Design cordic, start of the top module:
module cordic #(
    parameter WIDTH = 16,                
    parameter ITERATIONS = 12,           
    parameter MODE = 0                   
)(
    input wire clk,
    input wire rst_n,
    input wire start,                    
    input wire [WIDTH-1:0] x_in,         
    input wire [WIDTH-1:0] y_in,         
    input wire [WIDTH-1:0] z_in,         
    output reg done,                     
    output reg [WIDTH-1:0] x_out,        
    output reg [WIDTH-1:0] y_out,        
    output reg [WIDTH-1:0] z_out         
);
Settings: LEC_CHECK=0, ABC_AREA=1, CAP_MARGIN=20, CELL_PAD_IN_SITES_DETAIL_PLACEMENT=0, CORE_ASPECT_RATIO=0.9, CORE_MARGIN=4, CORE_UTILIZATION=60, CTS_CLUSTER_SIZE=21, GPL_ROUTABILITY_DRIVEN=0, GPL_TIMING_DRIVEN=1, HOLD_SLACK_MARGIN=0.02, MAX_ROUTING_LAYER=met5, MIN_ROUTING_LAYER=met2, PLACE_DENSITY=0.85, SLEW_MARGIN=15; clock period 3.47 ns.
run.sh (not shown) runs the stock make flow with config.mk's settings and CLKGATE_MAP_FILE=.
The starting point failed in 5_1_grt.
Change:
Settings changed: ABC_AREA 1 to unset, CORE_MARGIN 4 to 2, CORE_UTILIZATION 60 to 72, CTS_CLUSTER_DIAMETER set to 238, CTS_CLUSTER_SIZE 21 to unset, GPL_ROUTABILITY_DRIVEN 0 to unset, HOLD_SLACK_MARGIN 0.02 to -0.09, MAX_ROUTING_LAYER met5 to met4, MIN_ROUTING_LAYER met2 to unset, PLACE_DENSITY 0.85 to 0.7, SLEW_MARGIN 15 to 20, TNS_END_PERCENT set to 40.
Clock period 3.47 ns to 4.6 ns, I/O delays scaled along.
Now the flow finished but failed the layout checks on negative setup slack.
Area after synthesis increases by a few percent.
Die size falls by about a fifth.
Synthesized cell count came out lower by a quarter to a third.
Change:
Settings changed: CELL_PAD_IN_SITES_DETAIL_PLACEMENT 0 to unset, CORE_ASPECT_RATIO 0.9 to unset, CTS_CLUSTER_DIAMETER 238 to 30, GPL_TIMING_DRIVEN 1 to unset, HOLD_SLACK_MARGIN -0.09 to unset, MAX_ROUTING_LAYER met4 to unset, SETUP_SLACK_MARGIN set to 0.61, TNS_END_PERCENT 40 to unset.
Clock period 4.6 ns to 4.68 ns, I/O delays scaled along.
What happened: The new run aborted during 5_1_grt; synthesized cell count does not change; synthesized area does not change; die area stays flat.
Change:
Settings changed: CORE_UTILIZATION 72 to 70, CTS_CLUSTER_SIZE set to 38, PLACE_DENSITY 0.7 to unset.
With this change the flow finished but fails on negative setup slack; area after synthesis stays the same; die size grows by about 2.8%; synthesized cell count stays the same.
Change:
Settings changed: ABC_AREA set to 1, CORE_UTILIZATION 70 to 72, CTS_CLUSTER_DIAMETER 30 to 372, CTS_CLUSTER_SIZE 38 to unset, SETUP_SLACK_MARGIN 0.61 to unset.
Clock period 4.68 ns to 5.22 ns, I/O delays scaled along.
After rerunning: This time the run completed without violations; critical path depth rises by 5; count of clock-buffer cells in the layout falls by 2; maximum frequency climbs by 9.0%; non-clock buffer count decreases by 106; via count went down by 4.7%.

---

cordic again, from the RTL that the note above started with.
clock: 8.24 ns
lec_check: 0
abc_area: 1
cap_margin: 20
cell_pad_in_sites_detail_placement: 2
core_aspect_ratio: 0.89
core_margin: 6
core_utilization: 40
cts_cluster_size: 57
gpl_timing_driven: 0
hold_slack_margin: 0.2
max_routing_layer: met4
place_density_lb_addon: 0.26
slew_margin: 40
The baseline ended with an error in 3_5_place_dp with DPL-0033.
Edit:
- ABC_AREA: 1 -> default
- CELL_PAD_IN_SITES_DETAIL_PLACEMENT: 2 -> default
- CORE_ASPECT_RATIO: 0.89 -> default
- CORE_MARGIN: 6 -> 2
- CORE_UTILIZATION: 40 -> 68
- CTS_CLUSTER_SIZE: 57 -> 33
- GPL_TIMING_DRIVEN: 0 -> default
- HOLD_SLACK_MARGIN: 0.2 -> default
- MAX_ROUTING_LAYER: met4 -> default
- PLACE_DENSITY_LB_ADDON: 0.26 -> default
- SLEW_MARGIN: 40 -> 20
- clock period: 8.24 -> 5.01 ns (I/O delays scaled with it)
=> The new run ran to the end with no violations. Synthesized area grows by 5.1%. Die size shrinks by 43%. Synthesized cell count shrinks by 27%.
Edit:
- CORE_UTILIZATION: 68 -> 70
- CTS_CLUSTER_DIAMETER: default -> 42
- CTS_CLUSTER_SIZE: 33 -> default
- SETUP_SLACK_MARGIN: default -> 1.39
- clock period: 5.01 -> 5.42 ns (I/O delays scaled with it)
Area after synthesis stays the same.
Non-clock buffer count came out higher by 44.
Global-route usage came out higher by 5.0 points.
Critical path depth came out lower by 3.
Final area came out higher by 9.2%.
Core utilization came out higher by 8.6 points.
Sequential share of layout area came out lower by 2.0 points.
Hold slack gains 0.0085 ns.
Flip-flop count stays the same.
Edit:
- CORE_UTILIZATION: 70 -> 68
- CTS_CLUSTER_DIAMETER: 42 -> default
- CTS_CLUSTER_SIZE: default -> 33
- HOLD_SLACK_MARGIN: default -> -0.09
- SETUP_SLACK_MARGIN: 1.39 -> default
- clock period: 5.42 -> 4.07 ns (I/O delays scaled with it)
Result:
- With this change the flow did not get past 4_1_cts
- die size rose by about 3%
- area after synthesis stays the same
- synthesized cell count stays the same
Edit:
- CTS_CLUSTER_SIZE: 33 -> 32
- HOLD_SLACK_MARGIN: -0.09 -> default
- clock period: 4.07 -> 5.03 ns (I/O delays scaled with it)
The changed run finished clean.
Synthesized cell count does not change.
Area after synthesis is unchanged.
Die size is unchanged.
Edit:
- ABC_AREA: default -> 0
- CORE_UTILIZATION: 68 -> 65
- CTS_CLUSTER_SIZE: 32 -> default
- PLACE_DENSITY_LB_ADDON: default -> 0.06
- clock period: 5.03 -> 8.0 ns (I/O delays scaled with it)
=> Global-route usage goes down by 2.4 points; worst setup slack gets better by 2.0 ns; wire length drops by a few percent; first-iteration DRC count went down slightly.

---

The RTL this note starts from:
==> flow/design.v <==
/*verilator lint_off EOFNEWLINE*/
/*verilator lint_off WIDTHEXPAND*/
module cordic #(
    parameter WIDTH = 16,                
    parameter ITERATIONS = 12,           
    parameter MODE = 0                   
)(
    input wire clk,
    input wire rst_n,
    input wire start,                    
    input wire [WIDTH-1:0] x_in,         
    input wire [WIDTH-1:0] y_in,         
    input wire [WIDTH-1:0] z_in,         
    output reg done,                     
    output reg [WIDTH-1:0] x_out,        
    output reg [WIDTH-1:0] y_out,        
    output reg [WIDTH-1:0] z_out         
);
    localparam IDLE = 2'd0;
    localparam SETUP = 2'd1;
    localparam ITERATE = 2'd2;
    localparam DONE = 2'd3;
    reg [1:0] state, next_state;
    reg signed [WIDTH-1:0] x, y;
    reg [WIDTH-1:0] z;
    reg signed [WIDTH-1:0] x_next, y_next;
    reg [WIDTH-1:0] z_next;
    reg [$clog2(ITERATIONS)-1:0] iteration;
    function [WIDTH-1:0] atan_table;
        input [3:0] idx;
        begin
            case (idx)
                4'd0:  atan_table = 16'd8192;    
                4'd1:  atan_table = 16'd4836;    
                4'd2:  atan_table = 16'd2555;    
                4'd3:  atan_table = 16'd1297;    
                4'd4:  atan_table = 16'd651;     
                4'd5:  atan_table = 16'd326;     
                4'd6:  atan_table = 16'd163;     
                4'd7:  atan_table = 16'd81;      
                4'd8:  atan_table = 16'd41;      
                4'd9:  atan_table = 16'd20;      
                4'd10: atan_table = 16'd10;      
                4'd11: atan_table = 16'd5;       
                default: atan_table = 16'd0;
            endcase
        end
    endfunction
    always @(posedge clk or negedge rst_n) begin
        if (!rst_n) begin
            state <= IDLE;
            x <= 0;
            y <= 0;
            z <= 0;
            iteration <= 0;
            done <= 1'b0;
            x_out <= 0;
            y_out <= 0;
            z_out <= 0;
        end else begin
            state <= next_state;
            case (state)
                IDLE: begin
                    done <= 1'b0;
                end
                SETUP: begin
                    x <= x_in;
                    y <= y_in;
                    z <= z_in;
                    iteration <= 0;
                end
                ITERATE: begin
                    x <= x_next;
                    y <= y_next;
                    z <= z_next;
                    iteration <= iteration + 1;
                end
                DONE: begin
                    done <= 1'b1;
                    x_out <= x;
                    y_out <= y;
                    z_out <= z;
                end
            endcase
        end
    end
    always @(*) begin
        next_state = state;
        case (state)
            IDLE: begin
                if (start) begin
                    next_state = SETUP;
                end
            end
            SETUP: begin
                next_state = ITERATE;
            end
            ITERATE: begin
                if (iteration == ITERATIONS - 1) begin
                    next_state = DONE;
                end
            end
            DONE: begin
                next_state = IDLE;
            end
        endcase
    end
    wire [WIDTH-1:0] shift_x = x >>> iteration;
    wire [WIDTH-1:0] shift_y = y >>> iteration;
    always @(*) begin
        x_next = x;
        y_next = y;
        z_next = z;
        if (state == ITERATE) begin
            if (MODE == 0) begin
                if (z[WIDTH-1] == 1'b0) begin   
                    x_next = x - shift_y;
                    y_next = y + shift_x;
                    z_next = z - atan_table(iteration);
                end else begin   
                    x_next = x + shift_y;
                    y_next = y - shift_x;
                    z_next = z + atan_table(iteration);
                end
            end else begin
                if (y[WIDTH-1] == 1'b0) begin   
                    x_next = x + shift_y;
                    y_next = y - shift_x;
                    z_next = z + atan_table(iteration);
                end else begin   
                    x_next = x - shift_y;
                    y_next = y + shift_x;
                    z_next = z - atan_table(iteration);
                end
            end
        end
    end
endmodule
/*verilator lint_on EOFNEWLINE*/
/*verilator lint_on WIDTHEXPAND*/ 
export LEC_CHECK = 0
export CAP_MARGIN = 20
export CELL_PAD_IN_SITES_DETAIL_PLACEMENT = 0
export CORE_ASPECT_RATIO = 0.9
export CORE_MARGIN = 2
export CORE_UTILIZATION = 72
export CTS_CLUSTER_DIAMETER = 27
export CTS_CLUSTER_SIZE = 40
export GPL_TIMING_DRIVEN = 1
export HOLD_SLACK_MARGIN = -0.09
export MAX_ROUTING_LAYER = met4
export PLACE_DENSITY_LB_ADDON = 0.01
export SETUP_SLACK_MARGIN = 1.36
export SLEW_MARGIN = 20
export TNS_END_PERCENT = 40
create_clock -name core_clock -period 4.6 [get_ports {clk}]
The starting point stopped in global routing on GRT-0232.
Next try:
- CTS_CLUSTER_DIAMETER: 27 -> 238
- SETUP_SLACK_MARGIN: 1.36 -> not set
Now the flow completed and failed the layout checks on negative setup slack.
Area after synthesis does not change.
Synthesized cell count stays the same.
Die area does not change.
Next try:
- CELL_PAD_IN_SITES_DETAIL_PLACEMENT: 0 -> not set
- CORE_ASPECT_RATIO: 0.9 -> not set
- CTS_CLUSTER_DIAMETER: 238 -> 39
- CTS_CLUSTER_SIZE: 40 -> not set
- GPL_TIMING_DRIVEN: 1 -> not set
- HOLD_SLACK_MARGIN: -0.09 -> not set
- PLACE_DENSITY: not set -> 0.67
- PLACE_DENSITY_LB_ADDON: 0.01 -> not set
- SETUP_SLACK_MARGIN: not set -> 2.15
- TNS_END_PERCENT: 40 -> not set
- clock period: 4.6 -> 7.27 ns (I/O delays scaled with it)
=> With this change the flow produced a clean layout. Routed wire length decreases by 18%. Non-clock buffer count decreases by 69. Global-route usage decreases by 5.2 points. Via count decreases by 8.7%.
Next try:
- CORE_UTILIZATION: 72 -> 40
- CTS_CLUSTER_DIAMETER: 39 -> not set
- MAX_ROUTING_LAYER: met4 -> not set
- PLACE_DENSITY: 0.67 -> not set
- SETUP_SLACK_MARGIN: 2.15 -> not set
- clock period: 7.27 -> 5.71 ns (I/O delays scaled with it)
The changed run completed with no timing, DRC or antenna violations; worst hold slack gains 0.011 ns; cell count goes up by roughly a tenth; final area climbs slightly; die area rises by well over a third; non-clock buffer count falls by 5; synthesized area stays the same; maximum frequency fell by a few percent.

---

## try-umber
RTL: the design.v shown in full above, as it stands there.
clock: 10.0 ns
lec_check: 0
cap_margin: 20
cell_pad_in_sites_global_placement: 0
core_margin: 2
core_utilization: 40
cts_cluster_diameter: 380
cts_cluster_size: 99
setup_slack_margin: -0.9
slew_margin: 20
tns_end_percent: 20
The following lists how try-lagoon was set up differently from try-umber:
Settings: clearing SETUP_SLACK_MARGIN, which used to be -0.9; swapping 99 for 100 in CTS_CLUSTER_SIZE; swapping 20 for 40 in CAP_MARGIN; clearing TNS_END_PERCENT, which used to be 20; clearing CELL_PAD_IN_SITES_GLOBAL_PLACEMENT, which used to be 0; swapping 380 for 332 in CTS_CLUSTER_DIAMETER.
Notes after the runs:
Looking at the reports, try-umber completed the entire flow and the layout it produced met the timing, DRC and antenna checks. Looking at the reports, try-lagoon completed the entire flow and the layout it produced met the timing, DRC and antenna checks. Global-route usage of try-lagoon is on par with try-umber. Looking at utilization of the core after routing, try-lagoon sits 0.29 points higher than try-umber does. try-lagoon against try-umber: arrival time of data at the critical path endpoint fell 0.30 ns. try-lagoon vs. try-umber: routed wire length level; worst slack at placement rose by 0.0057 ns; final layout net count picked up an extra 4; final standard cell area without fillers moved up.
Relative to try-lagoon, the following input files were edited for try-garnet:
Settings: CTS_CLUSTER_SIZE: 100 -> unset; CTS_CLUSTER_DIAMETER: 332 -> unset; CAP_MARGIN: 40 -> 20.
--- outcome ---
Compared try-garnet vs try-lagoon, and logic depth of the worst path, buffers included is up in try-garnet. Diff try-lagoon..try-garnet | count of buffers inserted at the top-level ports | unchanged. In try-garnet, the post-detailed-route wirelength per cell came out 0.46% above the value in try-lagoon. Looking at end of the critical path, the x[14]$_DFFE_PN0P_ result is from try-lagoon; the z[15]$_DFFE_PN0P_ one comes from try-garnet. As far as area after synthesis goes, try-garnet and try-lagoon are indistinguishable; the numbers are identical. try-lagoon → try-garnet: post-layout worst setup margin went down 0.34 ns, non-clock buffer count went down. Relative to try-lagoon, standard cell area after detailed placement has decreased by 0.45% in try-garnet. Cell type of the slowest stage on the worst timing path = buf_4: try-garnet; cell type of the slowest stage on the worst timing path = a2111oi_0: try-lagoon.
For try-pepper, these inputs were changed with respect to try-garnet:
Settings: setting TNS_END_PERCENT to 20 for the first time; changing CORE_UTILIZATION from 40 to 33; setting SETUP_SLACK_MARGIN to 1.68 for the first time; setting CTS_CLUSTER_SIZE to 99 for the first time; changing CAP_MARGIN from 20 to 40; setting CELL_PAD_IN_SITES_GLOBAL_PLACEMENT to 0 for the first time; setting CTS_CLUSTER_DIAMETER to 380 for the first time.
try-pepper: global-route wire length before repair 0.52% below try-garnet. The lower logic share of the area came out of try-pepper. try-pepper vs. try-garnet: number of non-clock buffers in the layout shows an increase of about 1.8%, fraction of area in clock buffers and inverters picked up an extra 0.18 points, final critical path time including I/O delays and setup now sits lower. Instance area after placement: higher on try-pepper. Comparing try-garnet and try-pepper, worst setup slack is lower on try-garnet. Layout net count delta (try-garnet -> try-pepper): insignificant.

---

Setup of wip/amber:
Starts from the design.v that is shown in full above.
make LEC_CHECK=0 CAP_MARGIN=20 CORE_MARGIN=2 CORE_UTILIZATION=67 HOLD_SLACK_MARGIN=-0.1 PLACE_DENSITY=0.67 SETUP_SLACK_MARGIN=-0.55 SLEW_MARGIN=20 finish   # period 7.27 ns
wip/amber: no failed stages, no open violations at the end
Input changes introduced in wip/willow (baseline for comparison: wip/amber):
# wip/amber
export LEC_CHECK = 0
export CAP_MARGIN = 20
export CORE_MARGIN = 2
export CORE_UTILIZATION = 67
export HOLD_SLACK_MARGIN = -0.1
export PLACE_DENSITY = 0.67
export SETUP_SLACK_MARGIN = -0.55
export SLEW_MARGIN = 20
create_clock -name core_clock -period 7.27 [get_ports {clk}]
# wip/willow
export LEC_CHECK = 0
export CAP_MARGIN = 40
export CORE_MARGIN = 2
export CORE_UTILIZATION = 72
export HOLD_SLACK_MARGIN = 0.29
export PLACE_DENSITY = 0.67
export SETUP_SLACK_MARGIN = -0.55
export SLEW_MARGIN = 40
create_clock -name core_clock -period 7.27 [get_ports {clk}]
Notes after the runs:
Delta (wip/willow minus wip/amber): minimum clock period neither gained nor lost much; count of vias placed by the detailed router picked up an extra 383.
Endpoint required time on the critical path delta (wip/amber -> wip/willow): insignificant
Any difference in maximum clock frequency between wip/willow and wip/amber is small enough to ignore.
The following lists how wip/fjord was set up differently from wip/willow:
# wip/willow
export LEC_CHECK = 0
export CAP_MARGIN = 40
export CORE_MARGIN = 2
export CORE_UTILIZATION = 72
export HOLD_SLACK_MARGIN = 0.29
export PLACE_DENSITY = 0.67
export SETUP_SLACK_MARGIN = -0.55
export SLEW_MARGIN = 40
create_clock -name core_clock -period 7.27 [get_ports {clk}]
# wip/fjord
export LEC_CHECK = 0
export CAP_MARGIN = 20
export CORE_MARGIN = 2
export CORE_UTILIZATION = 30
export SLEW_MARGIN = 20
create_clock -name core_clock -period 5.71 [get_ports {clk}]
[summary]
- Every stage of the flow completed for wip/willow, and the final layout passed the timing, DRC and antenna checks.
- wip/fjord completed end to end with timing, DRC and antenna clean.
- Compared to wip/willow, wip/fjord leaves more free space in the core.
- The met2 track utilization from global routing number comes out lower for wip/fjord vs wip/willow.
- Compared with wip/willow, the detailed router inserted fewer vias in wip/fjord.
- wip/fjord: count of clock-buffer cells in the layout is 1 lower than what wip/willow reported.
